==> flow/constraint.sdc <==
create_clock -name core_clock -period 5.51 [get_ports {clk}]
set_input_delay 1.1020 -clock core_clock [delete_from_list [all_inputs] [get_ports {clk}]]
set_output_delay 1.1020 -clock core_clock [all_outputs]
set_load 0.01 [all_outputs]
==> flow/design.v <==
module Adder
  (
    input [31:0] PC_in,
    output [31:0] PC_out
  );
  assign PC_out = PC_in + 4;
endmodule
module Adder32
  (
    input [31:0] inp1,inp2,
    output [31:0] result
  );
	wire[31:0] shifted_inp2;
	assign shifted_inp2 = inp2 << 2;
  assign result = inp1 + shifted_inp2;
endmodule  
module Alu (
            input [31:0] first,
            input [31:0] second,
            input [3:0] control,
            output reg [31:0] out
            );
        always @ (*) begin
          case (control)
            4'b0000 : out <= first + second ;
            4'b0010 : out <= first - second ;
            4'b0100 : out <= first & second ;
            4'b0101 : out <= first | second ;
            4'b0110 : out <= ~(first | second) ;
            4'b0111 : out <= first ^ second ;
            4'b1000 : out <= first << second ;
            4'b1001 : out <= $signed($signed(first) >>> second) ;
            4'b1010 : out <= first >> second ;
				default : out <= 32'b0;
          endcase
        end
endmodule  
module Address_Mapping
  (
    input[31: 0] in,
    output[31:0] out
  );
  assign out = in - 32'b00000000000000000000010000000000;
endmodule
module Condition_Check
  (
    input[1:0] Branch_Type,
    input[31:0] Val1,
    input[31:0] Val2,
    output reg Br_taken
  );
  always @(*) begin
    case (Branch_Type)
      2'b01: Br_taken = (Val1 == Val2) ? 1'b1 : 1'b0;
      2'b10: Br_taken = (Val1 != Val2) ? 1'b1 : 1'b0;
      2'b11: Br_taken = 1'b1;
      default: Br_taken = 1'b0;
    endcase
  end
endmodule
module Control_Unit(
    input[5:0] Op_Code,
    output [3:0] Alu_Command, output mem_read,mem_write,
    output [1:0] branch_type,
    output wb_enable,is_immediate,
    output is_two_source
  );
  assign Alu_Command = (Op_Code == 6'b000000) ?  4'b0000 : 
                       (Op_Code == 6'b000001) ?  4'b0000 : 
                       (Op_Code == 6'b000011) ?  4'b0010 : 
                       (Op_Code == 6'b000101) ?  4'b0100 : 
                       (Op_Code == 6'b000110) ?  4'b0101 : 
                       (Op_Code == 6'b000111) ?  4'b0110 : 
                       (Op_Code == 6'b001000) ?  4'b0111 : 
                       (Op_Code == 6'b001001) ?  4'b1000 : 
                       (Op_Code == 6'b001010) ?  4'b1000 : 
                       (Op_Code == 6'b001011) ?  4'b1001 : 
                       (Op_Code == 6'b001100) ?  4'b1010 : 
                       (Op_Code == 6'b100000) ?  4'b0000 : 
                       (Op_Code == 6'b100001) ?  4'b0010 : 
                       (Op_Code == 6'b100100) ?  4'b0000 : 
                       (Op_Code == 6'b100101) ?  4'b0000 : 
                       (Op_Code == 6'b101000) ?  4'b0000 : 
                       (Op_Code == 6'b101001) ?  4'b0000 : 
                       (Op_Code == 6'b101010) ?  4'b0000 : 
                       4'b0000;
  assign wb_enable =   (Op_Code == 6'b000000) ?  1'b1 : 
                       (Op_Code == 6'b000001) ?  1'b1 : 
                       (Op_Code == 6'b000011) ?  1'b1 : 
                       (Op_Code == 6'b000101) ?  1'b1 : 
                       (Op_Code == 6'b000110) ?  1'b1 : 
                       (Op_Code == 6'b000111) ?  1'b1 : 
                       (Op_Code == 6'b001000) ?  1'b1 : 
                       (Op_Code == 6'b001001) ?  1'b1 : 
                       (Op_Code == 6'b001010) ?  1'b1 : 
                       (Op_Code == 6'b001011) ?  1'b1 : 
                       (Op_Code == 6'b001100) ?  1'b1 : 
                       (Op_Code == 6'b100000) ?  1'b1 : 
                       (Op_Code == 6'b100001) ?  1'b1 : 
                       (Op_Code == 6'b100100) ?  1'b1 : 
                       1'b0;
  assign is_immediate =  (Op_Code == 6'b100000) ?  1'b1 : 
                         (Op_Code == 6'b100001) ?  1'b1 : 
                         (Op_Code == 6'b100100) ?  1'b1 : 
                         (Op_Code == 6'b100101) ?  1'b1 : 
                         (Op_Code == 6'b101000) ?  1'b1 : 
                         (Op_Code == 6'b101001) ?  1'b1 : 
                         (Op_Code == 6'b101010) ?  1'b1 : 
                         1'b0;
  assign mem_read = (Op_Code == 6'b100100) ? 1'b1: 1'b0; 
  assign mem_write = (Op_Code == 6'b100101) ? 1'b1: 1'b0; 
  assign branch_type = (Op_Code == 6'b101000) ?  2'b01 : 
                       (Op_Code == 6'b101001) ?  2'b10 : 
                       (Op_Code == 6'b101010) ?  2'b11 : 
                       2'b00;
  assign is_two_source = (Op_Code == 6'b100101) ? 1'b1 :
                         (Op_Code == 6'b101001) ? 1'b1 :
                         (Op_Code == 6'b000001) ?  1'b1 : 
                         (Op_Code == 6'b000011) ?  1'b1 : 
                         (Op_Code == 6'b000101) ?  1'b1 : 
                         (Op_Code == 6'b000110) ?  1'b1 : 
                         (Op_Code == 6'b000111) ?  1'b1 : 
                         (Op_Code == 6'b001000) ?  1'b1 : 
                         (Op_Code == 6'b001001) ?  1'b1 : 
                         (Op_Code == 6'b001010) ?  1'b1 : 
                         (Op_Code == 6'b001011) ?  1'b1 : 
                         (Op_Code == 6'b001100) ?  1'b1 : 
                         1'b0;
  endmodule
module EX_Stage
  (
    input clk,
    input rst,
    input [3:0] EXE_CMD,
    input [31:0] val1,
    input [31:0] val2,
    input [31:0] val_src2,
    input [31:0] PC_in,
    input [1:0] Br_type,
    input WB_EN,
    input MEM_Write,
    input MEM_Read,
    input [4:0] dest,
    input [31:0] ALU_result_in_Mem,
    input [31:0] Write_Value,
    input[1:0] val1_sel,
    input[1:0] val2_sel,
    input[1:0] ST_val_sel,
    input is_two_source_in,
    output reg [31:0] PC,
    output [31:0] ALU_result,
    output [31:0] Br_Addr,
    output Br_taken,
    output [4:0] dest_out,
    output [31:0] val_src2_out,
    output WB_EN_out,
    output MEM_Write_out,
    output MEM_Read_out
  );
  wire[31:0] val1_alu;
  wire[31:0] val2_alu;
  assign WB_EN_out = WB_EN;
  assign MEM_Write_out = MEM_Write;
  assign MEM_Read_out = MEM_Read;
  assign dest_out = dest;
  Alu alu (.first(val1_alu), .second(val2_alu), .control(EXE_CMD), .out(ALU_result));
  Adder32 addr32(.inp1(PC_in), .inp2(val2), .result(Br_Addr));
  Condition_Check condition_check ( .Branch_Type(Br_type), .Val1(val1_alu), .Val2(val_src2_out), .Br_taken(Br_taken));
  Mux_3to1 mux1(.sel(val1_sel), .inp1(val1), .inp2(ALU_result_in_Mem), .inp3(Write_Value), .out(val1_alu));
  Mux_3to1 mux2(.sel(val2_sel), .inp1(val2), .inp2(ALU_result_in_Mem), .inp3(Write_Value), .out(val2_alu));
  Mux_3to1 mux3(.sel(ST_val_sel), .inp1(val_src2), .inp2(ALU_result_in_Mem), .inp3(Write_Value), .out(val_src2_out));
  always @(posedge clk, posedge rst)
    begin
      if(rst)
        begin
          PC <= 32'b0;
        end
      else
        begin
          PC <= PC_in;
        end
    end
endmodule
module EX_Stage_reg
  (
    input clk,
    input rst,
    input WB_en_in,
    input MEM_R_EN_in,
    input MEM_W_EN_in,
    input [31:0] PC_in,
    input [31:0] ALU_result_in,
    input [31:0] ST_val_in,
    input [4:0] Dest_in,
    output reg WB_en,
    output reg MEM_R_EN,
    output reg  MEM_W_EN,
    output reg [31:0] PC,
    output reg [31:0] ALU_result,
    output reg [31:0] ST_val,
    output reg [4:0] Dest
  );
  always @(posedge clk, posedge rst)
    begin
      if(rst)
        begin
        WB_en <= 1'b0;
        MEM_R_EN <= 1'b0;
        MEM_W_EN <= 1'b0;
        PC <= 32'b0;
        ALU_result <= 32'b0;
        ST_val <= 1'b0;
        Dest <= 5'b0;
      end
      else
        begin
          WB_en <= WB_en_in;
          MEM_R_EN <= MEM_R_EN_in;
          MEM_W_EN <= MEM_W_EN_in;
          PC <= PC_in;
          ALU_result <= ALU_result_in;
          ST_val <= ST_val_in;
          Dest <= Dest_in;
        end
    end
endmodule
module Forwarding_Unit (
                        input[4:0] src1_EXE,
                        input[4:0] src2_EXE,
                        input[4:0] ST_src_EXE,
                        input[4:0] dest_MEM,
                        input[4:0] dest_WB,
                        input WB_EN_MEM,
                        input WB_EN_WB,
                        input is_two_source,
                        output[1:0] val1_sel,
                        output[1:0] val2_sel,
                        output[1:0] ST_val_sel
                       );
    assign val1_sel = (WB_EN_MEM && src1_EXE == dest_MEM && dest_MEM != 5'b0) ? 2'b01 :
                      (WB_EN_WB && src1_EXE == dest_WB && dest_WB != 5'b0) ? 2'b10 :
                      2'b00;
    assign val2_sel = (is_two_source == 1'b1 && WB_EN_MEM && src2_EXE == dest_MEM && dest_MEM != 5'b0) ? 2'b01 :
                      (is_two_source == 1'b1 && WB_EN_WB && src2_EXE == dest_WB && dest_WB != 5'b0) ? 2'b10 :
                      2'b00;
    assign ST_val_sel = (is_two_source == 1'b1 && WB_EN_MEM && ST_src_EXE == dest_MEM && dest_MEM != 5'b0) ? 2'b01 :
                        (is_two_source == 1'b1 && WB_EN_WB && ST_src_EXE == dest_WB && dest_WB != 5'b0) ? 2'b10 :
                         2'b00;
endmodule
module HazardUnit_with_ForwardUnit (
                    input [4:0] Src1, Src2,
                    input [4:0] Exe_dst,
                    input is_two_source,
                    input Mem_R_EN,
                    output Hazard_detected_signal
                   );
    assign  Hazard_detected_signal =  (is_two_source == 1'b1 && Mem_R_EN == 1'b1 && (Src1 == Exe_dst || Src2 == Exe_dst)) ? 1'b1 :
                                      (is_two_source == 1'b0 && Mem_R_EN == 1'b1 && Src1 == Exe_dst) ? 1'b1 :
                                      1'b0;
endmodule  
module ID_Stage
  (
    input clk,
    input rst,
    input Freeze,
    input [31:0] PC_in,
    input [31:0]Instruction,
    input [31:0] write_val,
    input [4:0] Dest_in,
    input WB_enable_in,
    output WB_enable,
    output [1:0]Branch_type,
    output [3:0] Ex_cmd,
    output [31:0] Mux_1_res,
    output [4:0] Destination,
    output [31:0] Reg1,Reg2,
    output Mem_read,Mem_write,
    output [31:0] PC_out,
    output [4:0] src1,
    output [4:0] src2,
    output is_two_source
  );
  wire Is_imm;
  wire [5:0] Src1,Src2;
  wire [15:0] Immediate;
  wire [31:0] Reg2_tmp;
  wire [31:0] Extended;
  wire [8:0] Input_Controller_Signals;
  wire [8:0] Output_Controller_Signals;
  wire temp_WB_enable;
  wire temp_Mem_read;
  wire temp_Mem_write;
  wire [1:0] temp_Branch_type;
  wire [3:0] temp_Ex_cmd;
  assign PC_out = PC_in;
  assign Reg2_tmp = Reg2;
  assign Input_Controller_Signals = {temp_WB_enable, temp_Mem_read, temp_Mem_write, temp_Branch_type, temp_Ex_cmd};
  assign Ex_cmd = Output_Controller_Signals [3:0];
  assign Branch_type = Output_Controller_Signals [5:4];
  assign Mem_write = Output_Controller_Signals [6];
  assign Mem_read = Output_Controller_Signals [7];
  assign WB_enable = Output_Controller_Signals [8];
  assign src1 = Instruction[25:21];
  assign src2 = (Is_imm) ? 5'b0 : Instruction[20:16];
  Control_Unit control_unit(.Op_Code(Instruction[31:26]), .Alu_Command(temp_Ex_cmd),
                            .mem_read(temp_Mem_read), .mem_write(temp_Mem_write), .branch_type(temp_Branch_type), .wb_enable(temp_WB_enable), .is_immediate(Is_imm), .is_two_source(is_two_source));
  Sign_Extend sign_extend(.in(Instruction[15:0]), .out(Extended));
  Registers_File register_file(.clk(clk), .rst(rst), .src1(Instruction[25:21]),
                              .src2(Instruction[20:16]), .dest(Dest_in), . Write_Val(write_val),
                              .Write_EN(WB_enable_in), .reg1(Reg1), .reg2(Reg2));
  Mux32 mux1(.is_immediate(Is_imm), .inp1(Reg2_tmp), .inp2(Extended), .out(Mux_1_res));
  Mux5 mux2(.is_immediate(Is_imm), .inp1(Instruction[15:11]), .inp2(Instruction[20:16]), .out(Destination));
  Mux9 mux3(.sel(Freeze), .inp1(Input_Controller_Signals), .inp2(9'b0), .out(Output_Controller_Signals));
endmodule
module ID_Stage_reg
  (
    input clk,
    input rst,
    input[31:0] PC_in,
    input WB_enable,
    input [3:0] Ex_cmd,
    input [1:0] Branch_type,
    input MEM_Write,MEM_Read,
    input [31:0] Reg1,Reg2,
    input [31:0] Mux1_res,
    input [4:0] Destination,
    input flush,
    input [4:0] src1_in,
    input [4:0] src2_in,
    input is_two_source_in,
    output reg[31:0] PC_out,
    output reg write_back_enable,
    (* fsm_encoding = "none" *) output reg [3:0] ex_cmd,
    (* fsm_encoding = "none" *) output reg [1:0] branch_type,
    output reg mem_write,mem_Read,
    output reg [31:0] val1,reg2,
    output reg [31:0] val2,
    output reg [4:0] dst,
    output reg [4:0] src1,
    output reg [4:0] src2,
    output reg is_two_source
  );
  always @(posedge clk, posedge rst)
    begin
      if(rst)
        begin
          PC_out <= 32'b0;
          write_back_enable <= 1'b0;
          ex_cmd <= 4'b0;
          branch_type <= 2'b0;
          mem_write <= 1'b0;
          mem_Read <= 1'b0;
          val1 <= 32'b0;
          val2 <= 32'b0;
          reg2 <= 32'b0;
          dst  <= 5'b0;
          is_two_source <= 1'b0;
          src1 <= 5'b0;
          src2 <= 5'b0;
      end
		else if(flush)begin
			    PC_out <= 32'b0;
          write_back_enable <= 1'b0;
          ex_cmd <= 4'b0;
          branch_type <= 2'b0;
          mem_write <= 1'b0;
          mem_Read <= 1'b0;
          val1 <= 32'b0;
          val2 <= 32'b0;
          reg2 <= 32'b0;
          dst  <= 5'b0;
          is_two_source <= 1'b0;
          src1 <= 5'b0;
          src2 <= 5'b0;
			end
      else
        begin
          write_back_enable <= WB_enable;
          ex_cmd <= Ex_cmd;
          branch_type <= Branch_type;
          mem_write <= MEM_Write;
          mem_Read <= MEM_Read;
          val1 <= Reg1;
          val2 <= Mux1_res;
          reg2 <= Reg2;
          dst  <= Destination;
          PC_out <= PC_in;
          is_two_source <= is_two_source_in;
          src1 <= src1_in;
          src2 <= src2_in;
        end
    end
endmodule
module IF_Stage
  (
    input clk,
    input rst,
    input Freeze,
    input Br_taken,
    input[31:0] Branch_Address,
    output[31:0] PC,
    output[31:0] Instruction3,
    output[31:0] imem_addr,
    input[31:0] imem_data
  );
  wire[31:0] mux_out;
  wire [31:0] PC_out, Adder_out;
  Mux32 m(Br_taken, Adder_out, Branch_Address, mux_out);
  Adder Adder(PC_out, Adder_out);
  PC PC2(clk, rst, Freeze, mux_out, PC_out);
  assign imem_addr = PC_out;
  assign Instruction3 = imem_data;
  assign PC = Adder_out;
endmodule
module IF_Stage_reg
  (
    input clk,
    input rst,
    input Freeze,
    input[31:0] PC_in,
    input[31:0] Instruction_in,
    input flush,
    output reg[31:0] PC,
    output reg[31:0] Instruction
  );
  always @(posedge clk, posedge rst)
    begin
      if(rst)
			   begin
            PC <= 32'b0;
            Instruction <= 32'b0;
			   end
      else if (Freeze == 1'b0)
    		if(flush)
            begin
    			     PC <= 32'b0;
               Instruction <= 32'b0;
    			  end
      else
        begin
            PC <= PC_in;
            Instruction <= Instruction_in;
        end
    end
endmodule
module Mem_Stage
  (
    input clk,
    input rst,
    input[31:0] PC_in,
    input WB_en_in,
    input MEM_R_EN_in,
    input MEM_W_EN_in,
    input [31:0] ALU_result_in,
    input [31:0] ST_val_in,
    input [4:0] Dest_in,
    output WB_en,
    output reg [31:0] PC,
    output MEM_R_EN,
    output [31:0] ALU_result,
    output [31:0] MEM_read_value,
    output [4:0] Dest,
    output [31:0] dmem_addr,
    output [31:0] dmem_wdata,
    output dmem_we,
    output dmem_re,
    input [31:0] dmem_rdata
  );
    wire [31:0] adr;
    assign WB_en = WB_en_in;
    assign ALU_result = ALU_result_in;
    assign MEM_R_EN = MEM_R_EN_in;
    assign Dest = Dest_in;
    assign dmem_addr = adr;
    assign dmem_wdata = ST_val_in;
    assign dmem_we = MEM_W_EN_in;
    assign dmem_re = MEM_R_EN_in;
    assign MEM_read_value = MEM_R_EN_in ? dmem_rdata : 32'b0;
    Address_Mapping address_mapping (.in(ALU_result_in), .out(adr));
  always @(posedge clk, posedge rst)
    begin
      if(rst)
        begin
          PC <= 32'b0;
      end
      else
        begin
          PC <= PC_in;
        end
    end
endmodule
module Mem_Stage_reg
  (
    input clk,
    input rst,
    input[31:0] PC_in,
    input WB_en_in,
    input MEM_R_EN_in,
    input[31:0] ALU_result_in,
    input[31:0] Mem_read_value_in,
    input[4:0] Dest_in,
    output reg [31:0] PC,
    output reg WB_en,
    output reg MEM_R_EN,
    output reg[31:0] ALU_result,
    output reg[31:0] Mem_read_value,
    output reg[4:0] Dest
  );
  always @(posedge clk, posedge rst)
    begin
      if(rst)
        begin
          PC <= 32'b0;
          WB_en <= 1'b0;
          MEM_R_EN <= 1'b0;
          ALU_result <= 32'b0;
          Mem_read_value <= 32'b0;
          Dest <= 5'b0;
      end
      else
        begin
          PC <= PC_in;
          WB_en <= WB_en_in;
          MEM_R_EN <= MEM_R_EN_in;
          ALU_result <= ALU_result_in;
          Mem_read_value <= Mem_read_value_in;
          Dest <= Dest_in;
        end
    end
endmodule
module PC
  (
    input clk,
    input rst,
    input Freeze,
    input [31:0] PC_in,
    output reg [31:0] PC_out
  );
  always @(posedge clk, posedge rst)  begin
      if (rst)
        PC_out <= 32'b0;
      else if (Freeze == 1'b0)
        PC_out <= PC_in;
    end
endmodule
module Registers_File
  (
    input clk,
    input rst,
    input[4:0] src1,
    input[4:0] src2,
    input[4:0] dest,
    input[31:0] Write_Val,
    input Write_EN,
    output[31:0] reg1,
    output[31:0] reg2
   );
  reg[31:0] registers[31:0];
	integer i;
  always @(negedge clk, posedge rst) begin
	 if(rst)begin
		for(i = 0; i < 32; i = i + 1) begin
			registers[i] <= 32'b0;
		end
	 end
    else if (dest !=5'd0 && Write_EN) begin
      registers[dest] <= Write_Val;
    end
  end
    assign reg1 = registers[src1];
    assign reg2 = registers[src2];
endmodule
module WB_Stage
  (
    input clk,
    input rst,
    input WB_en_in,
    input MEM_R_EN,
    input[31:0] ALU_result,
    input[31:0] Mem_read_value,
    input[4:0] Dest_in,
    input[31:0] PC_in,
    output  WB_en,
    output[31:0]  Write_Value,
    output[4:0] Dest,
    output reg[31:0] PC
  );
  Mux32 mux4(MEM_R_EN, ALU_result, Mem_read_value, Write_Value);
  assign Dest = Dest_in;
  assign WB_en = WB_en_in;
  always @(posedge clk, posedge rst)
    begin
      if(rst)
        begin
          PC <= 32'b0;
        end
      else
        begin
          PC <= PC_in;
        end
    end
endmodule
module Mux32
  (
    input is_immediate,
    input [31:0] inp1,inp2,
    output [31:0] out
  );
  assign out = (is_immediate)?(inp2):(inp1);
endmodule
module Mux5
  (
    input is_immediate,
    input [4:0] inp1,inp2,
    output [4:0] out
  );
  assign out = (is_immediate)?(inp2):(inp1);
endmodule
module Mux9
  (
    input sel,
    input [9:0] inp1, inp2,
    output [9:0] out
  );
  assign out = (sel) ? (inp2) : (inp1);
endmodule
module Mux_3to1
  (
    input[1:0] sel,
    input[31:0] inp1, inp2, inp3,
    output[31:0] out
  );
  assign out = (sel == 2'b01) ? inp2 :
               (sel == 2'b10) ? inp3 :
               inp1;
endmodule
module Sign_Extend(
  input [15:0] in,
  output [31:0] out
);
  assign out = (in[15])?({16'b1111111111111111,in}):({16'b0000000000000000,in});
endmodule
module mips_cpu
  (
    input clk,
    input rst,
    output [31:0] imem_addr,
    input [31:0] imem_data,
    output [31:0] dmem_addr,
    output [31:0] dmem_wdata,
    output dmem_we,
    output dmem_re,
    input [31:0] dmem_rdata
  );
wire [31:0] PC;
wire [31:0] Instruction;
wire [31:0] PC1;
wire [31:0] Instruction1;
wire WB_enable;
wire [3:0] Ex_cmd;
wire [31:0] Mux_1_res;
wire [4:0] Destination;
wire [31:0] Reg1;
wire [31:0] Reg2;
wire Mem_read;
wire Mem_write;
wire [31:0] PC2;
wire [31:0] PC3;
wire write_back_enable_id_reg_out;
wire [3:0] ex_cmd_id_reg_out;
wire [1:0] branch_type_id_reg_out;
wire mem_write_id_reg_out;
wire mem_Read_id_reg_out;
wire [31:0] val1_id_reg_out;
wire [31:0] reg2_id_reg_out;
wire [31:0] val2_id_reg_out;
wire [4:0] dst_id_reg_out;
wire [31:0] PC4;
wire [31:0] ALU_result1;
wire [31:0] Br_Addr;
wire Br_taken;
wire [4:0] dest_out;
wire [31:0] val_src2_out;
wire WB_EN_out;
wire MEM_Write_out;
wire MEM_Read_out;
wire WB_EN_out2;
wire MEM_Write_out2;
wire MEM_Read_out2;
wire [31:0] PC5;
wire [31:0] ALU_result2;
wire [31:0] ST_val;
wire [4:0] Destination2;
wire WB_EN_out3;
wire [31:0] PC6;
wire MEM_Read_out3;
wire [31:0] ALU_result3;
wire [31:0] MEM_read_value;
wire [4:0] Destination3;
wire [31:0] PC7;
wire WB_EN_out4;
wire MEM_Read_out4;
wire [31:0] ALU_result4;
wire [31:0] MEM_read_value2;
wire [4:0] Destination4;
wire WB_EN_out5;
wire [31:0] write_val2;
wire [4:0] Destination5;
wire [31:0] PC8;
wire [1:0] Branch_type;
wire Hazard_detected_signal;
wire is_two_source;
wire[1:0] val1_sel;
wire[1:0] val2_sel;
wire[1:0] ST_val_sel;
wire is_two_source1;
wire is_two_source2;
wire [4:0] src1_1;
wire [4:0] src2_1;
wire [4:0] src1_2;
wire [4:0] src2_2;
IF_Stage u1(
    				.clk(clk),
    				.rst(rst),
            .Freeze(Hazard_detected_signal),
    				.Br_taken(Br_taken),
    				.Branch_Address(Br_Addr),
    				.PC(PC),
    				.Instruction3(Instruction),
            .imem_addr(imem_addr),
            .imem_data(imem_data)
  				);
IF_Stage_reg u2(
								.clk(clk),
								.rst(rst),
                .Freeze(Hazard_detected_signal),
								.PC_in(PC),
								.Instruction_in(Instruction),
                .flush(Br_taken),
								.PC(PC1),
								.Instruction(Instruction1)
								);
ID_Stage u3(
						.clk(clk),
						.rst(rst),
            .Freeze(Hazard_detected_signal),
						.PC_in(PC1),
						.Instruction(Instruction1),
						.write_val(write_val2),
						.Dest_in(Destination4),
						.WB_enable_in(WB_EN_out4),
						.WB_enable(WB_enable),
						.Branch_type(Branch_type),
						.Ex_cmd(Ex_cmd),
						.Mux_1_res(Mux_1_res),
						.Destination(Destination),
						.Reg1(Reg1),
						.Reg2(Reg2),
						.Mem_read(Mem_read),
						.Mem_write(Mem_write),
						.PC_out(PC2),
            .src1(src1_1),
            .src2(src2_1),
            .is_two_source(is_two_source)
						);
ID_Stage_reg u4(
                .clk(clk),
                .rst(rst),
                .PC_in(PC2),
                .WB_enable(WB_enable),
                .Ex_cmd(Ex_cmd),
                .Branch_type(Branch_type),
                .MEM_Write(Mem_write),
                .MEM_Read(Mem_read),
                .Reg1(Reg1),
	 							.Reg2(Reg2),
                .Mux1_res(Mux_1_res),
                .Destination(Destination),
                .flush(Br_taken),
                .src1_in(src1_1),
                .src2_in(src2_1),
                .is_two_source_in(is_two_source),
                .PC_out(PC3),
                .write_back_enable(write_back_enable_id_reg_out),
                .ex_cmd(ex_cmd_id_reg_out),
								.branch_type(branch_type_id_reg_out),
                .mem_write(mem_write_id_reg_out),
                .mem_Read(mem_Read_id_reg_out),
                .val1(val1_id_reg_out),
                .reg2(reg2_id_reg_out),
                .val2(val2_id_reg_out),
								.dst(dst_id_reg_out),
                .src1(src1_2),
                .src2(src2_2),
                .is_two_source(is_two_source2)
                );
EX_Stage u5(
		.clk(clk), .rst(rst),
    .EXE_CMD(ex_cmd_id_reg_out),
    .val1(val1_id_reg_out),
    .val2(val2_id_reg_out),
    .val_src2(reg2_id_reg_out),
    .PC_in(PC3),
    .Br_type(branch_type_id_reg_out),
    .WB_EN(write_back_enable_id_reg_out),
    .MEM_Write(mem_write_id_reg_out),
    .MEM_Read(mem_Read_id_reg_out),
    .dest(dst_id_reg_out),
    .ALU_result_in_Mem(ALU_result3),
    .Write_Value(write_val2),
    .val1_sel(val1_sel),
    .val2_sel(val2_sel),
    .ST_val_sel(ST_val_sel),
    .is_two_source_in(is_two_source2),
    .PC(PC4),
    .ALU_result(ALU_result1),
    .Br_Addr(Br_Addr),
    .Br_taken(Br_taken),
    .dest_out(dest_out),
    .val_src2_out(val_src2_out),
    .WB_EN_out(WB_EN_out),
    .MEM_Write_out(MEM_Write_out),
    .MEM_Read_out(MEM_Read_out)
);
EX_Stage_reg u6(
    .clk(clk),
    .rst(rst),
    .WB_en_in(WB_EN_out),
    .MEM_R_EN_in(MEM_Read_out),
    .MEM_W_EN_in(MEM_Write_out),
    .PC_in(PC4),
    .ALU_result_in(ALU_result1),
    .ST_val_in(val_src2_out),
    .Dest_in(dest_out),
    .WB_en(WB_EN_out2),
    .MEM_R_EN(MEM_Read_out2),
    .MEM_W_EN(MEM_Write_out2),
    .PC(PC5),
    .ALU_result(ALU_result2),
    .ST_val(ST_val),
    .Dest(Destination2)
  );
Mem_Stage u7
	  (
	    .clk(clk),
	    .rst(rst),
	    .PC_in(PC5),
	    .WB_en_in(WB_EN_out2),
	    .MEM_R_EN_in(MEM_Read_out2),
	    .MEM_W_EN_in(MEM_Write_out2),
	    .ALU_result_in(ALU_result2),
	    .ST_val_in(ST_val),
			.Dest_in(Destination2),
	    .WB_en(WB_EN_out3),
	    .PC(PC6),
	    .MEM_R_EN(MEM_Read_out3),
	    .ALU_result(ALU_result3),
	    .MEM_read_value(MEM_read_value),
			.Dest(Destination3),
      .dmem_addr(dmem_addr),
      .dmem_wdata(dmem_wdata),
      .dmem_we(dmem_we),
      .dmem_re(dmem_re),
      .dmem_rdata(dmem_rdata)
	  );
Mem_Stage_reg u8
		(
		  .clk(clk),
		  .rst(rst),
		  .PC_in(PC6),
		  .WB_en_in(WB_EN_out3),
		  .MEM_R_EN_in(MEM_Read_out3),
		  .ALU_result_in(ALU_result3),
		  .Mem_read_value_in(MEM_read_value),
		  .Dest_in(Destination3),
		  .PC(PC7),
		  .WB_en(WB_EN_out4),
		  .MEM_R_EN(MEM_Read_out4),
		  .ALU_result(ALU_result4),
		  .Mem_read_value(MEM_read_value2),
		  .Dest(Destination4)
		);
WB_Stage u9
		  (
		   .clk(clk),
		   .rst(rst),
		   .WB_en_in(WB_EN_out4),
		   .MEM_R_EN(MEM_Read_out4),
		   .ALU_result(ALU_result4),
		   .Mem_read_value(MEM_read_value2),
		   .Dest_in(Destination4),
		   .PC_in(PC7),
		   .WB_en(WB_EN_out5),
		   .Write_Value(write_val2),
		   .Dest(Destination5),
		   .PC(PC8)
		  );
HazardUnit_with_ForwardUnit hazard_with_forward(
                    .Src1(Instruction1[25:21]),
                    .Src2(Instruction1[20:16]),
                    .Exe_dst(dst_id_reg_out),
                    .is_two_source(is_two_source),
                    .Mem_R_EN(mem_Read_id_reg_out),
                    .Hazard_detected_signal(Hazard_detected_signal)
                   );
Forwarding_Unit forwarding_unit
      (
        .src1_EXE(src1_2),
        .src2_EXE(src2_2),
        .ST_src_EXE(dst_id_reg_out),
        .dest_MEM(Destination3),
        .dest_WB(Destination5),
        .WB_EN_MEM(WB_EN_out2),
        .WB_EN_WB(WB_EN_out5),
        .is_two_source(is_two_source2),
        .val1_sel(val1_sel),
        .val2_sel(val2_sel),
        .ST_val_sel(ST_val_sel)
      );
endmodule  
==> flow/config.mk <==
export PLATFORM = sky130hd
export DESIGN_NAME = mips_cpu
export DESIGN_NICKNAME = mips_cpu
export VERILOG_FILES = /design/flow/design.v
export SDC_FILE = /design/flow/constraint.sdc
export NUM_CORES = 4
export LEC_CHECK = 0
export ABC_AREA = 0
export CAP_MARGIN = 10
export CELL_PAD_IN_SITES_DETAIL_PLACEMENT = 0
export CELL_PAD_IN_SITES_GLOBAL_PLACEMENT = 0
export CORE_ASPECT_RATIO = 0.79
export CORE_MARGIN = 8
export CORE_UTILIZATION = 15
export CTS_CLUSTER_SIZE = 26
export GPL_TIMING_DRIVEN = 0
export HOLD_SLACK_MARGIN = 0.2
export MAX_ROUTING_LAYER = met4
export PLACE_DENSITY_LB_ADDON = 0.06
export SETUP_SLACK_MARGIN = -0.28
export SLEW_MARGIN = 25
export TNS_END_PERCENT = 10
==> flow/run.sh <==
#!/bin/bash
# the make line also repeats each setting of config.mk as NAME=value (left out here)
make -C /OpenROAD-flow-scripts/flow DESIGN_CONFIG=/design/flow/config.mk WORK_HOME=/design/flow/orfs CLKGATE_MAP_FILE= finish
==> flow_metrics.tcl, run 1 <==
# flow metrics
set metrics [dict create \
    status "finished with violations" \
    violations "setup timing" \
    top_cells_by_area "dfrtn_1 33%, dfrtp_1 13%, a21oi_1 6.0%" \
    hpwl_mm 639 \
    p_leak_nw 43.5 \
    routed_via_density 5.41 \
    crit_path_top_delay_cell "or4_4" \
    ys_cells 8588 \
    yosys.area.top_type "dfrtn_1" \
    finalClockPeriodUsage_pct 112 \
    synth_area_sq_mm 0.0771 \
    io_buffer_count 163 \
    cp-startpoint "u8.Dest[1]$_DFF_PP0_" \
    reg2regPathDepth 20 \
    die_area_sq_mm 0.538 \
    core_sq_mm 0.513 \
    period_needed_ns 6.15 \
    ys_chip_area_sq_mm 0.0771 \
    crit_chain "or4_4, o211a_4, buf_8, and4_1, o31a_4, clkinvlp_4, buf_4, clkbuf_8, xnor2_1, ha_2, o2111ai_2, a31oi_2, o211ai_1, buf_4, a31oi_4, buf_12, a31oi_4, xnor2_4, a221oi_4, o211ai_1" \
    grtUsageTotal_pct 29.7 \
    vias 89900 \
    p_comb_w 0.0232 \
    worstReg2RegStart "u8.Dest[1]$_DFF_PP0_" \
    numCtsBuffers 190 \
    ys_seq_share_pct 45.9 \
    cp_data_arrival_time_ns 6.76 \
    cts_tree "built" \
    holdPathEnd "u6.MEM_W_EN$_DFF_PP0_" \
    hold_class "reg -> reg" \
    setup_viol 1058 \
    powerDensity_mw_per_mm2 522 \
    xor_share_pct 2.19 \
    fill_cells 56200 \
    synth_cell_types 92 \
    critPathKind "reg -> reg" \
    comb_power_share_pct 41.3 \
    die_h_microns 653 \
    startpoint_type "flip-flop" \
    whs_ns 0.357 \
    pin_count 164 \
    clk-power_w 0.0133 \
    postCtsHoldBufs 0 \
    max_cap_violations 0 \
    avgSynthCellArea_sq_um 8.98 \
    top_cell "dfrtn_1" \
    clkPwrFrac_pct 23.6 \
    fp_nets 8783 \
    ys_warn_count 14 \
    drc 0 \
    syn_inst 8588 \
    worstPathBufferInverterCount 6 \
    finalWirelength_mm 811 \
    path_clk_slew_ns 0.06 \
    cp-endpoint "u6.ALU_result[15]$_DFF_PP0_" \
    h-tree-depth 4 \
    grt_max_degree 31 \
    top_cells_by_count "1024 x dfrtn_1, 965 x nor2_1, 920 x a21oi_1" \
    drt_iter0_markers 14900 \
    clk_path_buf_depth 4 \
    clockRootBuffer "clkbuf_16" \
    syn_to_final_growth_pct 39.5 \
    hold_violations 0 \
    power.net_switching_w 0.0269 \
    p_seq_share_pct 35.1 \
    power_leader "combinational cells" \
    slew_headroom_pct 20.9 \
    finalNonFillerCells 16600 \
    tightestPinTransition_ns 1.18 \
    gp_congestion 1.01 \
    path_depth 20 \
    end_kind "flip-flop" \
    ys.flops 1416 \
    p_int_w 0.0293 \
    grt_pass1_vias 82500 \
    seq_cell_power_w 0.0197 \
    final_nets 9654 \
    final-max-slew-violation-count 0 \
    crit_path_max_incr_delay_ns 0.59 \
    top_cell_area_share_pct 33.2 \
    synthFlopType "dfrtn_1" \
    worstHoldPathCells 0 \
    clock_skew_ns 0.117 \
    switching_share_pct 47.9 \
    simple_gate_area_share_pct 14.9 \
    fmax_ghz 0.163 \
    warning_count 64 \
    overflow 0 \
    rr_endpoint "u6.ALU_result[15]$_DFF_PP0_" \
    firstDrtPassIters 8 \
    grt_pass1_wl_mm 1000 \
    detail-route-antenna-nets 0 \
    irDropWorstVdd_mv 0.214 \
    dp_cells 16000 \
    path_max_fanout 10 \
    fp_util_pct 15.0 \
    clkLatencyLatePin_ns 0.95 \
    wl_per_cell_microns 48.8 \
    yosys.area_share.aoi_pct 27.1 \
    cts.sinks 1416 \
    mux_share_pct 3.00 \
    reg2reg_slack_ns -0.64 \
    cpLargestDelayFamily "AND-OR/OR-AND gates" \
    die_w_microns 823 \
    antenna_found_initial 228 \
    topCombFamilyByArea "AND-OR/OR-AND gates" \
    adder_share_pct 2.11 \
    setup_ws_ns -0.644 \
    crit_required_ns 6.12 \
    synth-edff-count 0 \
    hp-start "u4.mem_write$_DFF_PP0_" \
    row_count 234 \
    synthArstFlopShare_pct 100 \
    rsz0062_at_grt "yes" \
]
## layer usage
metal	wire, microns	up-vias	share of wire, %	GRT usage [%]
met1	371000	47900	46	40.9
met4	41100	0	5.1	13.0
met2	310000	6624	38	38.2
li1	-	33900	-	-
met3	89600	1499	11	10.6
met5	0	-	0	-
## stage by stage
stage | TNS [ns] | instance area [sq um] | setup slack [ns] | power (W) | util, %
floorplan | - | 77100 | -17.44 | 0.0261 | -
global placement | - | 87300 | -30.70 | 0.0391 | 17.0
detailed placement | -1740.25 | 96800 | -5.45 | 0.0400 | 18.9
CTS | -237.70 | 106000 | -0.633 | 0.0550 | 20.6
global route | -276.00 | 107000 | -0.689 | 0.0578 | 20.9
finish | -189.12 | 108000 | -0.644 | 0.0562 | 21.0
## cell type report
cell class	count	area, sq um	area share [%]
Multi-Input combinational cell	6225	41000	38.1
Sequential cell	1416	35500	32.9
Timing Repair Buffer	710	10900	10.2
Tap cell	6844	8560	7.96
Clock buffer	273	5570	5.18
Buffer	806	4440	4.12
Clock inverter	63	722	0.671
Antenna cell	182	455	0.423
Inverter	110	440	0.409
## timing repair
action	CTS	global route
endpoints found under the setup margin	1269	610
buffers inserted	100	84
pin swaps	77	102
resized	502	285
==> inputs of run 2 (changes only) <==
ABC_AREA = not set   (was 0)
CAP_MARGIN = 20   (was 10)
CELL_PAD_IN_SITES_DETAIL_PLACEMENT = 1   (was 0)
CELL_PAD_IN_SITES_GLOBAL_PLACEMENT = 2   (was 0)
CORE_ASPECT_RATIO = not set   (was 0.79)
CORE_MARGIN = 4   (was 8)
CORE_UTILIZATION = 37   (was 15)
CTS_CLUSTER_SIZE = 31   (was 26)
GPL_TIMING_DRIVEN = not set   (was 0)
HOLD_SLACK_MARGIN = 0.05   (was 0.2)
MIN_ROUTING_LAYER = met2   (was not set)
PLACE_DENSITY = 0.55   (was not set)
PLACE_DENSITY_LB_ADDON = not set   (was 0.06)
SETUP_SLACK_MARGIN = not set   (was -0.28)
SLEW_MARGIN = 20   (was 25)
TNS_END_PERCENT = not set   (was 10)
clock period = 10.0 ns   (was 5.51 ns; I/O delays follow)
==> run 2 against run 1 <==
The flow now stops in global routing (5_1_grt). Synthesized area unchanged. Synthesized cell count did not move. Die size shrank 60%.
==> flow_metrics.tcl, run 2 <==
# implementation run metrics
set metrics [dict create \
    haltStage "global routing (5_1_grt)" \
    io_buffer_count 163 \
    ys_warn_count 14 \
    ys_seq_share_pct 45.9 \
    avgSynthCellArea_sq_um 8.98 \
    synthArstFlopShare_pct 100 \
    error "[ERROR GRT-0116] Global routing finished with congestion. Check the congestion regions in the DRC Viewer." \
    clockRootBuffer "clkbuf_16" \
    fp_util_pct 37.2 \
    yosys.area_share.aoi_pct 27.1 \
    gp_congestion 1.10 \
    numCtsBuffers 165 \
    ys_chip_area_sq_mm 0.0771 \
    core_sq_mm 0.207 \
    mux_share_pct 3.00 \
    synthFlopType "dfrtn_1" \
    simple_gate_area_share_pct 14.9 \
    synth-edff-count 0 \
    die_h_microns 465 \
    h-tree-depth 4 \
    row_count 167 \
    status "did not finish" \
    die_area_sq_mm 0.216 \
    ys_cells 8588 \
    top_cells_by_area "dfrtn_1 33%, dfrtp_1 13%, a21oi_1 6.0%" \
    die_w_microns 465 \
    cts.sinks 1416 \
    adder_share_pct 2.11 \
    synth_area_sq_mm 0.0771 \
    topCombFamilyByArea "AND-OR/OR-AND gates" \
    pin_count 164 \
    top_cells_by_count "1024 x dfrtn_1, 965 x nor2_1, 920 x a21oi_1" \
    syn_inst 8588 \
    fp_nets 8783 \
    cts_resized 0 \
    overflow 23 \
    yosys.area.top_type "dfrtn_1" \
    hpwl_mm 296 \
    clk_path_buf_depth 3 \
    cts_setup_buffers 0 \
    top_cell_area_share_pct 33.2 \
    xor_share_pct 2.19 \
    ys.flops 1416 \
    grtUsageTotal_pct 74.5 \
    synth_cell_types 92 \
    top_cell "dfrtn_1" \
    postCtsHoldBufs 0 \
]
run 2: metal layers:
| metal | track usage (%) | GRT overflow |
|---|---|---|
| met1 | - | - |
| met2 | 77.9 | 0 |
| met3 | 85.4 | 23 |
| met4 | 49.8 | 0 |
| met5 | - | - |
run 2: through the flow:
step	cell area [sq um]	cells	hold WS, ns	utilization (%)	setup WS [ns]
CTS	89100	11300	0.342	43.0	1.48
detailed placement	83200	11000	0.336	40.1	1.46
global placement	83000	11000	0.334	40.0	1.47
floorplan	77100	8588	0.331	-	-16.09
==> inputs of run 3 (changes only) <==
CELL_PAD_IN_SITES_DETAIL_PLACEMENT = not set   (was 1)
CELL_PAD_IN_SITES_GLOBAL_PLACEMENT = not set   (was 2)
CORE_MARGIN = 2   (was 4)
CORE_UTILIZATION = 40   (was 37)
CTS_CLUSTER_DIAMETER = 396   (was not set)
CTS_CLUSTER_SIZE = not set   (was 31)
HOLD_SLACK_MARGIN = not set   (was 0.05)
MAX_ROUTING_LAYER = not set   (was met4)
MIN_ROUTING_LAYER = not set   (was met2)
PLACE_DENSITY = not set   (was 0.55)
SETUP_SLACK_MARGIN = 0.84   (was not set)
clock period = 4.78 ns   (was 10.0 ns; I/O delays follow)
==> run 3 against run 2 <==
The layout now fails its checks (setup timing). Synthesized cell count did not move. Die size down 9.0%. Synthesized area unchanged.
==> flow_metrics.tcl, run 3 <==
# flow metrics
set metrics [dict create \
    reg2reg_slack_ns -0.30 \
    power_leader "combinational cells" \
    io_buffer_count 163 \
    ys_chip_area_sq_mm 0.0771 \
    setup_ws_ns -0.297 \
    final_nets 9539 \
    h-tree-depth 4 \
    fill_cells 17200 \
    yosys.area.top_type "dfrtn_1" \
    crit_path_top_delay_cell "or4_4" \
    path_clk_slew_ns 0.06 \
    topCombFamilyByArea "AND-OR/OR-AND gates" \
    clk-power_w 0.0128 \
    synth_cell_types 92 \
    p_int_w 0.0338 \
    final-max-slew-violation-count 0 \
    comb_power_share_pct 43.7 \
    syn_inst 8588 \
    p_leak_nw 43.1 \
    clockRootBuffer "clkbuf_16" \
    clkPwrFrac_pct 21.8 \
    simple_gate_area_share_pct 14.9 \
    avgSynthCellArea_sq_um 8.98 \
    crit_required_ns 5.54 \
    postPlaceCellArea_sq_mm 0.0901 \
    slew_headroom_pct 17.5 \
    cp-startpoint "u8.Dest[3]$_DFF_PP0_" \
    finalNonFillerCells 12000 \
    core_sq_mm 0.192 \
    cpLargestDelayFamily "simple AND/OR/NAND/NOR gates" \
    fin_setup_tns_ns -38.59 \
    numCtsBuffers 159 \
    ys.flops 1416 \
    yosys.area_share.aoi_pct 27.1 \
    synth_area_sq_mm 0.0771 \
    mux_share_pct 3.00 \
    finalClockPeriodUsage_pct 106 \
    path_depth 20 \
    period_needed_ns 5.08 \
    cp_data_arrival_time_ns 5.84 \
    synthArstFlopShare_pct 100 \
    warning_count 68 \
    worstHoldPathCells 0 \
    die_w_microns 443 \
    postCtsHoldBufs 0 \
    worstReg2RegStart "u8.Dest[3]$_DFF_PP0_" \
    routed_via_density 6.89 \
    irDropWorstVdd_mv 0.413 \
    worstPathBufferInverterCount 9 \
    top_cell "dfrtn_1" \
    hpwl_mm 288 \
    max_cap_violations 0 \
    cp-endpoint "u4.val2[22]$_DFF_PP0_" \
    whs_ns 0.352 \
    critPathKind "reg -> reg" \
    pin_count 164 \
    cts.sinks 1416 \
    die_area_sq_mm 0.196 \
    clk_path_buf_depth 3 \
    grt_pass1_vias 78700 \
    adder_share_pct 2.11 \
    gp_congestion 1.08 \
    p_seq_share_pct 34.5 \
    ys_cells 8588 \
    clkLatencyLatePin_ns 0.83 \
    top_cell_area_share_pct 33.2 \
    p_comb_w 0.0256 \
    postLayoutCellArea_sq_mm 0.101 \
    status "finished with violations" \
    violations "setup timing" \
    switching_share_pct 42.3 \
    fmax_ghz 0.197 \
    cts_tree "built" \
    grtUsageTotal_pct 43.5 \
    syn_to_final_growth_pct 31.4 \
    drc 0 \
    wl_per_cell_microns 36.9 \
    grt_pass1_wl_mm 609 \
    startpoint_type "flip-flop" \
    rsz0062_at_grt "yes" \
    tightestPinTransition_ns 1.23 \
    rr_endpoint "u4.val2[22]$_DFF_PP0_" \
    hp-start "u3.register_file.registers[0][17]$_DFFE_NP0P_" \
    die_h_microns 443 \
    ys_warn_count 14 \
    crit_path_max_incr_delay_ns 0.56 \
    fp_util_pct 40.2 \
    clock_skew_ns 0.108 \
    powerDensity_mw_per_mm2 578 \
    xor_share_pct 2.19 \
    end_kind "flip-flop" \
    power.net_switching_w 0.0248 \
    ys_seq_share_pct 45.9 \
    reg2regPathDepth 20 \
    overflow 0 \
    top_cells_by_area "dfrtn_1 33%, dfrtp_1 13%, a21oi_1 6.0%" \
    path_max_fanout 13 \
    seq_cell_power_w 0.0202 \
    crit_top_cell "buf_12" \
    drt_iter0_markers 14400 \
    holdPathEnd "u3.register_file.registers[0][17]$_DFFE_NP0P_" \
    antenna_found_initial 23 \
    fp_nets 8783 \
    crit_chain "or4_4, buf_6, buf_4, o211a_2, buf_12, buf_4, and3_1, o31ai_4, xnor2_1, nor4_4, nand4_1, or4_4, buf_8, o21ai_4, buf_12, nand2_8, buf_12, buf_12, buf_8, nor2_4" \
    vias 82800 \
    hold_violations 0 \
    grt_max_degree 152 \
    setup_viol 266 \
    top_cells_by_count "1024 x dfrtn_1, 965 x nor2_1, 920 x a21oi_1" \
    detail-route-antenna-nets 0 \
    synthFlopType "dfrtn_1" \
    finalWirelength_mm 443 \
    synth-edff-count 0 \
    dp_cells 11500 \
    hold_class "reg -> reg" \
    row_count 161 \
    firstDrtPassIters 13 \
]
run 3: area by class of cell:
| type | instances | area [sq um] | share of cell area [%] |
|---|---|---|---|
| clock inverter | 61 | 800 | 0.789 |
| antenna | 16 | 40.0 | 0.0395 |
| tap | 2526 | 3160 | 3.12 |
| timing repair buffer | 1428 | 14700 | 14.5 |
| inverter | 110 | 423 | 0.417 |
| sequential | 1416 | 35400 | 35.0 |
| multi-input combinational | 6229 | 42200 | 41.6 |
| clock buffer | 233 | 4600 | 4.54 |
run 3: what timing repair did:
item / in CTS / in global routing
pin swaps: 183 / 93
resized: 537 / 250
buffers inserted: 86 / 47
setup endpoints to repair: 1290 / 1289
cloned: 26 / 14
endpoints found under the hold margin: 0 / 0
run 3: through the flow:
step,utilization (%),power (W),setup slack [ns]
after floorplan,-,0.0301,-17.66
after global placement,46.9,0.0420,-1.12
after detailed placement,46.9,0.0422,-1.21
after CTS,51.8,0.0566,-0.190
after global routing,52.8,0.0605,-0.492
final,52.8,0.0586,-0.297
run 3: per-layer routing:
metal  global-route usage (%)  wire, microns
met1                     50.5         152000
met2                     63.4         185000
met3                     16.9          59000
met4                     35.6          47200
met5                    0.952            394
==> inputs of run 4 (changes only) <==
ABC_AREA = 1   (was not set)
CAP_MARGIN = 10   (was 20)
CORE_MARGIN = 4   (was 2)
CTS_CLUSTER_DIAMETER = not set   (was 396)
CTS_CLUSTER_SIZE = 89   (was not set)
MAX_ROUTING_LAYER = met4   (was not set)
PLACE_DENSITY_LB_ADDON = 0.2   (was not set)
SETUP_SLACK_MARGIN = 1.18   (was 0.84)
SLEW_MARGIN = 35   (was 20)
TNS_END_PERCENT = 85   (was not set)
clock period = 10.0 ns   (was 4.78 ns; I/O delays follow)
==> run 4 against run 3 <==
The run now finishes clean. Utilization is 6.9 points lower. Clock skew is 0.012 ns higher. Hold slack worse by 0.0075 ns. Die size is 1.2% higher. Routed wire length is 9.4% lower. Setup slack better by 2.0 ns. Sequential cell count stayed put. Synthesized cell count is 15% higher. Critical path depth is 11 lower. Via count is 6.0% lower.
==> flow_metrics.tcl, run 4 <==
# flow metrics
set metrics [dict create \
    status "finished clean" \
    grt_pass1_wl_mm 559 \
    reg2regPathDepth 9 \
    end_kind "flip-flop" \
    clk_path_buf_depth 3 \
    comb_power_share_pct 39.4 \
    top_cell_area_share_pct 33.4 \
    ys_chip_area_sq_mm 0.0767 \
    clkPwrFrac_pct 24.5 \
    fp_nets 10100 \
    place_ws_ns 1.43 \
    final-max-slew-violation-count 0 \
    grt_max_degree 132 \
    syn_to_final_growth_pct 13.8 \
    rr_endpoint "u3.register_file.registers[12][30]$_DFFE_NP0P_" \
    max_cap_violations 0 \
    worstHoldPathCells 0 \
    synthFlopType "dfrtn_1" \
    synthArstFlopShare_pct 100 \
    topCombFamilyByArea "simple AND/OR/NAND/NOR gates" \
    wl_per_cell_microns 32.1 \
    setup_viol 0 \
    detail-route-antenna-nets 0 \
    crit_path_max_incr_delay_ns 0.69 \
    startpoint_type "flip-flop" \
    finalPower_w 0.0251 \
    post-route-util_pct 45.8 \
    ys_cells 9868 \
    tightestPinTransition_ns 1.14 \
    worstPathBufferInverterCount 3 \
    cp-startpoint "u8.Dest[0]$_DFF_PP0_" \
    cts.sinks 1416 \
    top_cell "nand2_1" \
    top_cells_by_count "2715 x nand2_1, 1309 x o21ai_0, 1024 x dfrtn_1" \
    power_leader "combinational cells" \
    power.net_switching_w 0.0113 \
    warning_count 69 \
    p_leak_nw 39.2 \
    pin_count 164 \
    overflow 0 \
    drt_iter0_markers 12400 \
    p_seq_share_pct 36.1 \
    rsz0062_at_grt "no" \
    finalWirelength_mm 402 \
    yosys.area.top_type "dfrtn_1" \
    path_depth 9 \
    numCtsBuffers 164 \
    synth-edff-count 0 \
    postLayoutCellArea_sq_mm 0.0873 \
    fin_setup_tns_ns 0 \
    ys.flops 1416 \
    clkLatencyLatePin_ns 0.84 \
    clk-power_w 0.00616 \
    firstDrtPassIters 9 \
    holdPathEnd "u3.register_file.registers[0][28]$_DFFE_NP0P_" \
    ys_warn_count 14 \
    postCtsHoldBufs 0 \
    xor_share_pct 1.56 \
    top_cells_by_area "dfrtn_1 33%, nand2_1 13%, dfrtp_1 13%" \
    antenna_found_initial 39 \
    synth_cell_types 66 \
    grt_pass1_vias 72500 \
    hold_violations 0 \
    adder_share_pct 2.12 \
    hp-start "u3.register_file.registers[0][28]$_DFFE_NP0P_" \
    hold_class "reg -> reg" \
    row_count 160 \
    cts_resized 0 \
    die_w_microns 446 \
    synth_area_sq_mm 0.0767 \
    cp_data_arrival_time_ns 3.83 \
    crit_chain "nor2_4, nand3_2, nand2_1, inv_2, nand2_1, inv_2, nand2_2, buf_4, o21ai_0" \
    core_sq_mm 0.190 \
    gp_congestion 1.07 \
    fill_cells 18900 \
    cp-endpoint "u3.register_file.registers[12][30]$_DFFE_NP0P_" \
    reg2reg_slack_ns 1.72 \
    hpwl_mm 279 \
    mux_share_pct 0.0783 \
    path_clk_slew_ns 0.06 \
    cts_setup_buffers 0 \
    setup_ws_ns 1.72 \
    switching_share_pct 44.8 \
    io_buffer_count 163 \
    die_area_sq_mm 0.199 \
    syn_inst 9868 \
    avgSynthCellArea_sq_um 7.77 \
    clock_skew_ns 0.119 \
    seq_cell_power_w 0.00908 \
    worstReg2RegStart "u8.Dest[0]$_DFF_PP0_" \
    vias 77800 \
    ys_seq_share_pct 46.2 \
    crit_required_ns 5.55 \
    powerDensity_mw_per_mm2 288 \
    yosys.area_share.aoi_pct 20.3 \
    postPlaceCellArea_sq_mm 0.0817 \
    h-tree-depth 4 \
    irDropWorstVdd_mv 0.160 \
    p_int_w 0.0139 \
    p_comb_w 0.00990 \
    simple_gate_area_share_pct 21.3 \
    drc 0 \
    die_h_microns 446 \
    routed_via_density 6.21 \
    path_max_fanout 33 \
    clockRootBuffer "clkbuf_16" \
    final_nets 10000 \
    crit_path_top_delay_cell "nand2_2" \
    cpLargestDelayFamily "simple AND/OR/NAND/NOR gates" \
    critPathKind "reg -> reg" \
    grtUsageTotal_pct 40.6 \
    slew_headroom_pct 24.1 \
    cts_tree "built" \
    fp_util_pct 40.3 \
]
## run 4: final cells by class
class                      instances  area [sq um]  area share [%]
antenna                           36          90.1           0.103
clock buffer                     240          4840            5.55
clock inverter                    52           578           0.662
inverter                         985          3710            4.25
multi-input combinational       6813         35400            40.6
sequential                      1416         35400            40.6
tap                             2511          3140            3.60
timing repair buffer             467          4070            4.67
## run 4: stage by stage
step,cells,hold slack (ns)
after detailed placement,12200,0.339
after global placement,12200,0.337
after floorplan,9868,0.331
final,12500,0.344
after global routing,12500,0.351
after CTS,12500,0.344
## run 4: metal layers
| metal | track usage, % | vias up | part of all wire [%] |
|---|---|---|---|
| met5 | - | - | 0 |
| met4 | 25.3 | 0 | 7.7 |
| met3 | 14.8 | 1332 | 13 |
| met2 | 54.5 | 5454 | 40 |
| met1 | 51.5 | 37800 | 39 |
| li1 | - | 33200 | - |
==> inputs of run 5 (changes only) <==
ABC_AREA = not set   (was 1)
CAP_MARGIN = 20   (was 10)
CELL_PAD_IN_SITES_DETAIL_PLACEMENT = 0   (was not set)
CELL_PAD_IN_SITES_GLOBAL_PLACEMENT = 2   (was not set)
CORE_MARGIN = 2   (was 4)
CORE_UTILIZATION = 46   (was 40)
CTS_CLUSTER_SIZE = not set   (was 89)
MAX_ROUTING_LAYER = not set   (was met4)
PLACE_DENSITY = 0.55   (was not set)
PLACE_DENSITY_LB_ADDON = not set   (was 0.2)
SETUP_SLACK_MARGIN = not set   (was 1.18)
SLEW_MARGIN = 20   (was 35)
TNS_END_PERCENT = not set   (was 85)
clock period = 4.78 ns   (was 10.0 ns; I/O delays follow)
==> run 5 against run 4 <==
Now fails the layout checks on setup timing. Critical path depth rose by 17. Global-route usage increased by 9.2 points. Clock-buffer cell count is 21 lower. Critical path type unchanged. Critical endpoint is now u6.ALU_result[23]$_DFF_PP0_. Highest routed layer is now met5. Total power increased by 130%. Sequential cell count stayed put. Clock power up 110%. Synthesized cell count shrank 13%.
==> flow_metrics.tcl, run 5 <==
# flow metrics
set metrics [dict create \
    cp_data_arrival_time_ns 5.90 \
    period_needed_ns 5.23 \
    cts.sinks 1416 \
    core_sq_mm 0.167 \
    slew_headroom_pct 12.6 \
    setup_ws_ns -0.446 \
    grt_pass1_vias 78100 \
    gp_congestion 1.06 \
    path_max_fanout 5 \
    finalPower_w 0.0581 \
    cp-startpoint "u6.Dest[2]$_DFF_PP0_" \
    warning_count 68 \
    reg2regPathDepth 26 \
    fill_cells 14600 \
    hp-start "u3.register_file.registers[0][29]$_DFFE_NP0P_" \
    holdPathEnd "u3.register_file.registers[0][29]$_DFFE_NP0P_" \
    detail-route-antenna-nets 0 \
    h-tree-depth 4 \
    setup_viol 44 \
    violations "setup timing" \
    tightestPinTransition_ns 1.31 \
    clock_skew_ns 0.117 \
    worstReg2RegStart "u6.Dest[2]$_DFF_PP0_" \
    worstHoldPathCells 0 \
    clkPwrFrac_pct 22.4 \
    finalClockPeriodUsage_pct 109 \
    p_leak_nw 42.5 \
    synth_cell_types 92 \
    path_clk_slew_ns 0.06 \
    clk_path_buf_depth 3 \
    overflow 0 \
    simple_gate_area_share_pct 14.9 \
    clk-power_w 0.0130 \
    synth-edff-count 0 \
    drt_iter0_markers 15400 \
    fp_nets 8783 \
    critPathKind "reg -> reg" \
    p_int_w 0.0335 \
    row_count 150 \
    xor_share_pct 2.19 \
    switching_share_pct 42.4 \
    power_leader "combinational cells" \
    p_seq_share_pct 34.7 \
    met3_length_mm 63.7 \
    cp-endpoint "u6.ALU_result[23]$_DFF_PP0_" \
    top_cell_area_share_pct 33.2 \
    final-max-slew-violation-count 0 \
    grtUsageTotal_pct 49.8 \
    clkLatencyLatePin_ns 0.87 \
    yosys.area_share.aoi_pct 27.1 \
    hold_class "reg -> reg" \
    ys_chip_area_sq_mm 0.0771 \
    seq_cell_power_w 0.0202 \
    synthFlopType "dfrtn_1" \
    crit_required_ns 5.46 \
    clockRootBuffer "clkbuf_16" \
    finalNonFillerCells 11600 \
    numCtsBuffers 157 \
    pin_count 164 \
    topCombFamilyByArea "AND-OR/OR-AND gates" \
    cts_tree "built" \
    p_comb_w 0.0249 \
    fin_setup_tns_ns -6.04 \
    dp_cells 11300 \
    die_w_microns 413 \
    grt_max_degree 137 \
    syn_inst 8588 \
    comb_power_share_pct 42.9 \
    path_depth 26 \
    rsz0062_at_grt "yes" \
    dr_wl_met2_mm 171 \
    place_ws_ns -1.10 \
    crit_path_max_incr_delay_ns 0.39 \
    wl_per_cell_microns 37.6 \
    top_cells_by_area "dfrtn_1 33%, dfrtp_1 13%, a21oi_1 6.0%" \
    hpwl_mm 291 \
    routed.top_layer "met5" \
    status "finished with violations" \
    io_buffer_count 163 \
    antenna_found_initial 24 \
    mux_share_pct 3.00 \
    crit_path_top_delay_cell "dfrtp_1" \
    vias 83400 \
    max_cap_violations 0 \
    drc 0 \
    startpoint_type "flip-flop" \
    ys_warn_count 14 \
    adder_share_pct 2.11 \
    grt_pass1_wl_mm 602 \
    worstPathBufferInverterCount 7 \
    synthArstFlopShare_pct 100 \
    avgSynthCellArea_sq_um 8.98 \
    ys_cells 8588 \
    fp_util_pct 46.2 \
    postCtsHoldBufs 0 \
    yosys.area.top_type "dfrtn_1" \
    reg2reg_slack_ns -0.45 \
    top_cell "dfrtn_1" \
    routed_via_density 7.17 \
    ys_seq_share_pct 45.9 \
    end_kind "flip-flop" \
    firstDrtPassIters 10 \
    die_h_microns 413 \
    irDropWorstVdd_mv 0.400 \
    final_nets 9479 \
    rr_endpoint "u6.ALU_result[23]$_DFF_PP0_" \
    wl_met1_mm 163 \
    fmax_ghz 0.191 \
    powerDensity_mw_per_mm2 593 \
    synth_area_sq_mm 0.0771 \
    hold_violations 0 \
    die_area_sq_mm 0.171 \
    finalWirelength_mm 437 \
    top_cells_by_count "1024 x dfrtn_1, 965 x nor2_1, 920 x a21oi_1" \
    power.net_switching_w 0.0246 \
    ys.flops 1416 \
    cpLargestDelayFamily "AND-OR/OR-AND gates" \
    syn_to_final_growth_pct 27.1 \
]
## run 5: what timing repair did
action / in CTS / in global routing
cloned: 2 / 9
resized: 146 / 208
buffers inserted: 23 / 41
pin swaps: 76 / 94
endpoints found under the setup margin: 423 / 251
## run 5: per-layer routing
metal	vias to the layer above	track usage, %
met5	-	0.198
met2	7301	67.5
met1	40600	64.1
met3	2233	20.7
met4	36	34.3
li1	33200	-
## run 5: layout make-up
| type | count | area [sq um] | share of cell area [%] |
|---|---|---|---|
| Multi-Input combinational cell | 6225 | 40500 | 41.3 |
| Sequential cell | 1416 | 35400 | 36.2 |
| Clock inverter | 66 | 930 | 0.949 |
| Timing Repair Buffer | 1374 | 13400 | 13.7 |
| Inverter | 110 | 420 | 0.429 |
| Tap cell | 2204 | 2760 | 2.81 |
| Clock buffer | 219 | 4470 | 4.57 |
| Antenna cell | 20 | 50.0 | 0.0511 |
## run 5: stage by stage
step                area (sq um)  hold WS, ns  util [%]
global route               98000        0.356      58.7
detailed placement         90200        0.337      54.0
CTS                        96400        0.351      57.8
floorplan                  77100        0.331         -
global placement           90100        0.344      54.0
finish                     98000        0.353      58.7
==> inputs of run 6 (changes only) <==
ABC_AREA = 0   (was not set)
CAP_MARGIN = 10   (was 20)
CELL_PAD_IN_SITES_DETAIL_PLACEMENT = 1   (was 0)
CELL_PAD_IN_SITES_GLOBAL_PLACEMENT = 0   (was 2)
CORE_ASPECT_RATIO = 0.79   (was not set)
CORE_UTILIZATION = 15   (was 46)
CTS_CLUSTER_SIZE = 81   (was not set)
GPL_TIMING_DRIVEN = 1   (was not set)
HOLD_SLACK_MARGIN = 0.02   (was not set)
MAX_ROUTING_LAYER = met5   (was not set)
PLACE_DENSITY = not set   (was 0.55)
PLACE_DENSITY_LB_ADDON = 0.06   (was not set)
SETUP_SLACK_MARGIN = -0.28   (was not set)
SLEW_MARGIN = 15   (was 20)
TNS_END_PERCENT = 10   (was not set)
clock period = 5.51 ns   (was 4.78 ns; I/O delays follow)
==> run 6 against run 5 <==
Still fails the layout checks on setup timing. Maximum frequency down 9.4%. Design area grew 3.7%. Clock skew shrank 0.0011 ns. Clock-buffer cell count grew 52. Total power fell by 9.9%. Synthesized cell count unchanged. Critical endpoint is now u6.ALU_result[7]$_DFF_PP0_. Largest cell class unchanged. Highest routed layer unchanged.
==> flow_metrics.tcl, run 6 <==
# flow metrics
set metrics [dict create \
    topCombFamilyByArea "AND-OR/OR-AND gates" \
    mux_share_pct 3.00 \
    fp_util_pct 15.0 \
    wl_per_cell_microns 37.5 \
    overflow 0 \
    final-max-slew-violation-count 0 \
    gp_congestion 0.870 \
    clkLatencyLatePin_ns 0.97 \
    switching_share_pct 44.7 \
    top_cells_by_count "1024 x dfrtn_1, 965 x nor2_1, 920 x a21oi_1" \
    ys_seq_share_pct 45.9 \
    setup_ws_ns -0.261 \
    comb_power_share_pct 41.4 \
    fmax_ghz 0.173 \
    path_clk_slew_ns 0.05 \
    die_area_sq_mm 0.520 \
    rr_endpoint "u6.ALU_result[7]$_DFF_PP0_" \
    seq_cell_power_w 0.0179 \
    cp-endpoint "u6.ALU_result[7]$_DFF_PP0_" \
    fp_nets 8783 \
    postCtsHoldBufs 0 \
    irDropWorstVdd_mv 0.238 \
    grt_max_degree 117 \
    top_cells_by_area "dfrtn_1 33%, dfrtp_1 13%, a21oi_1 6.0%" \
    slew_headroom_pct 14.1 \
    ys.flops 1416 \
    final_nets 9342 \
    clk_path_buf_depth 4 \
    crit_path_max_incr_delay_ns 0.92 \
    reg2regPathDepth 17 \
    path_max_fanout 32 \
    drc 0 \
    grtUsageTotal_pct 22.6 \
    finalWirelength_mm 606 \
    hpwl_mm 417 \
    grt_pass1_vias 79700 \
    cp_data_arrival_time_ns 6.58 \
    finalClockPeriodUsage_pct 105 \
    drt_iter0_markers 8763 \
    fill_cells 59000 \
    hold_class "reg -> reg" \
    crit_chain "buf_4, xnor2_1, buf_4, nand3_1, buf_4, nor4_1, o31a_2, buf_4, buf_4, buf_4, mux2i_1, nor2_1, o311ai_0, o21ai_0, o22ai_1, o211ai_1, buf_4" \
    row_count 234 \
    crit_path_top_delay_cell "o311ai_0" \
    synthFlopType "dfrtn_1" \
    synth-edff-count 0 \
    critPathKind "reg -> reg" \
    setup_viol 134 \
    reg2reg_slack_ns -0.26 \
    clockRootBuffer "clkbuf_16" \
    p_seq_share_pct 34.3 \
    synth_cell_types 92 \
    numCtsBuffers 183 \
    clkPwrFrac_pct 24.3 \
    fin_setup_tns_ns -9.05 \
    path_depth 17 \
    holdPathEnd "u3.register_file.registers[0][18]$_DFFE_NP0P_" \
    avgSynthCellArea_sq_um 8.98 \
    worstHoldPathCells 0 \
    grt_pass1_wl_mm 800 \
    firstDrtPassIters 5 \
    hp-start "u3.register_file.registers[0][18]$_DFFE_NP0P_" \
    h-tree-depth 4 \
    period_needed_ns 5.77 \
    ys_warn_count 14 \
    cp-startpoint "u4.src2[4]$_DFF_PP0_" \
    top_cell_area_share_pct 33.2 \
    status "finished with violations" \
    power.net_switching_w 0.0234 \
    vias 79500 \
    synthArstFlopShare_pct 100 \
    cts_tree "built" \
    p_leak_nw 41.5 \
    pin_count 164 \
    top_cell "dfrtn_1" \
    startpoint_type "flip-flop" \
    p_comb_w 0.0217 \
    yosys.area_share.aoi_pct 27.1 \
    clock_skew_ns 0.116 \
    io_buffer_count 163 \
    place_ws_ns -0.949 \
    ys_chip_area_sq_mm 0.0771 \
    ys_cells 8588 \
    tightestPinTransition_ns 1.28 \
    syn_to_final_growth_pct 31.7 \
    simple_gate_area_share_pct 14.9 \
    detail-route-antenna-nets 0 \
    adder_share_pct 2.11 \
    worstPathBufferInverterCount 7 \
    die_w_microns 811 \
    powerDensity_mw_per_mm2 515 \
    cts.sinks 1416 \
    violations "setup timing" \
    core_sq_mm 0.513 \
    worstReg2RegStart "u4.src2[4]$_DFF_PP0_" \
    hold_violations 0 \
    antenna_found_initial 87 \
    xor_share_pct 2.19 \
    cpLargestDelayFamily "AND-OR/OR-AND gates" \
    end_kind "flip-flop" \
    power_leader "combinational cells" \
    warning_count 66 \
    p_int_w 0.0290 \
    max_cap_violations 0 \
    yosys.area.top_type "dfrtn_1" \
    clk-power_w 0.0127 \
    routed_via_density 4.92 \
    synth_area_sq_mm 0.0771 \
    crit_required_ns 6.32 \
    die_h_microns 641 \
    syn_inst 8588 \
    crit_top_cell "buf_4" \
]
run 6: final cells by class:
type	instances	area [sq um]	share of cell area, %
multi-input combinational	6225	39500	38.9
sequential	1416	35400	34.9
timing repair buffer	1211	11700	11.5
tap	6844	8560	8.43
clock buffer	271	5320	5.24
clock inverter	55	661	0.650
inverter	110	417	0.410
antenna	19	47.5	0.0468
run 6: metrics by stage:
| step | std cells | hold WS, ns | total power, W | area, sq um | util [%] |
|---|---|---|---|---|---|
| after floorplan | 8588 | 0.331 | 0.0261 | 77100 | - |
| after global placement | 15800 | 0.348 | 0.0392 | 95300 | 18.6 |
| after detailed placement | 15800 | 0.352 | 0.0393 | 95300 | 18.6 |
| after CTS | 16100 | 0.353 | 0.0524 | 101000 | 19.8 |
| after global routing | 16100 | 0.357 | 0.0549 | 102000 | 19.8 |
| final | 16200 | 0.353 | 0.0524 | 102000 | 19.8 |
run 6: what timing repair did:
| action | 4_1_cts | 5_1_grt |
|---|---|---|
| pin swaps | 5 | 9 |
| buffers inserted | 2 | 3 |
| resized | 12 | 37 |
| endpoints found under the setup margin | 10 | 44 |
run 6: metal layers:
layer / GRT usage [%] / routed length, microns
met1: 34.8 / 307000
met2: 32.2 / 245000
met3: 3.51 / 36300
met4: 5.90 / 17700
met5: 0 / 50
Power and IR drop assume default switching activity.
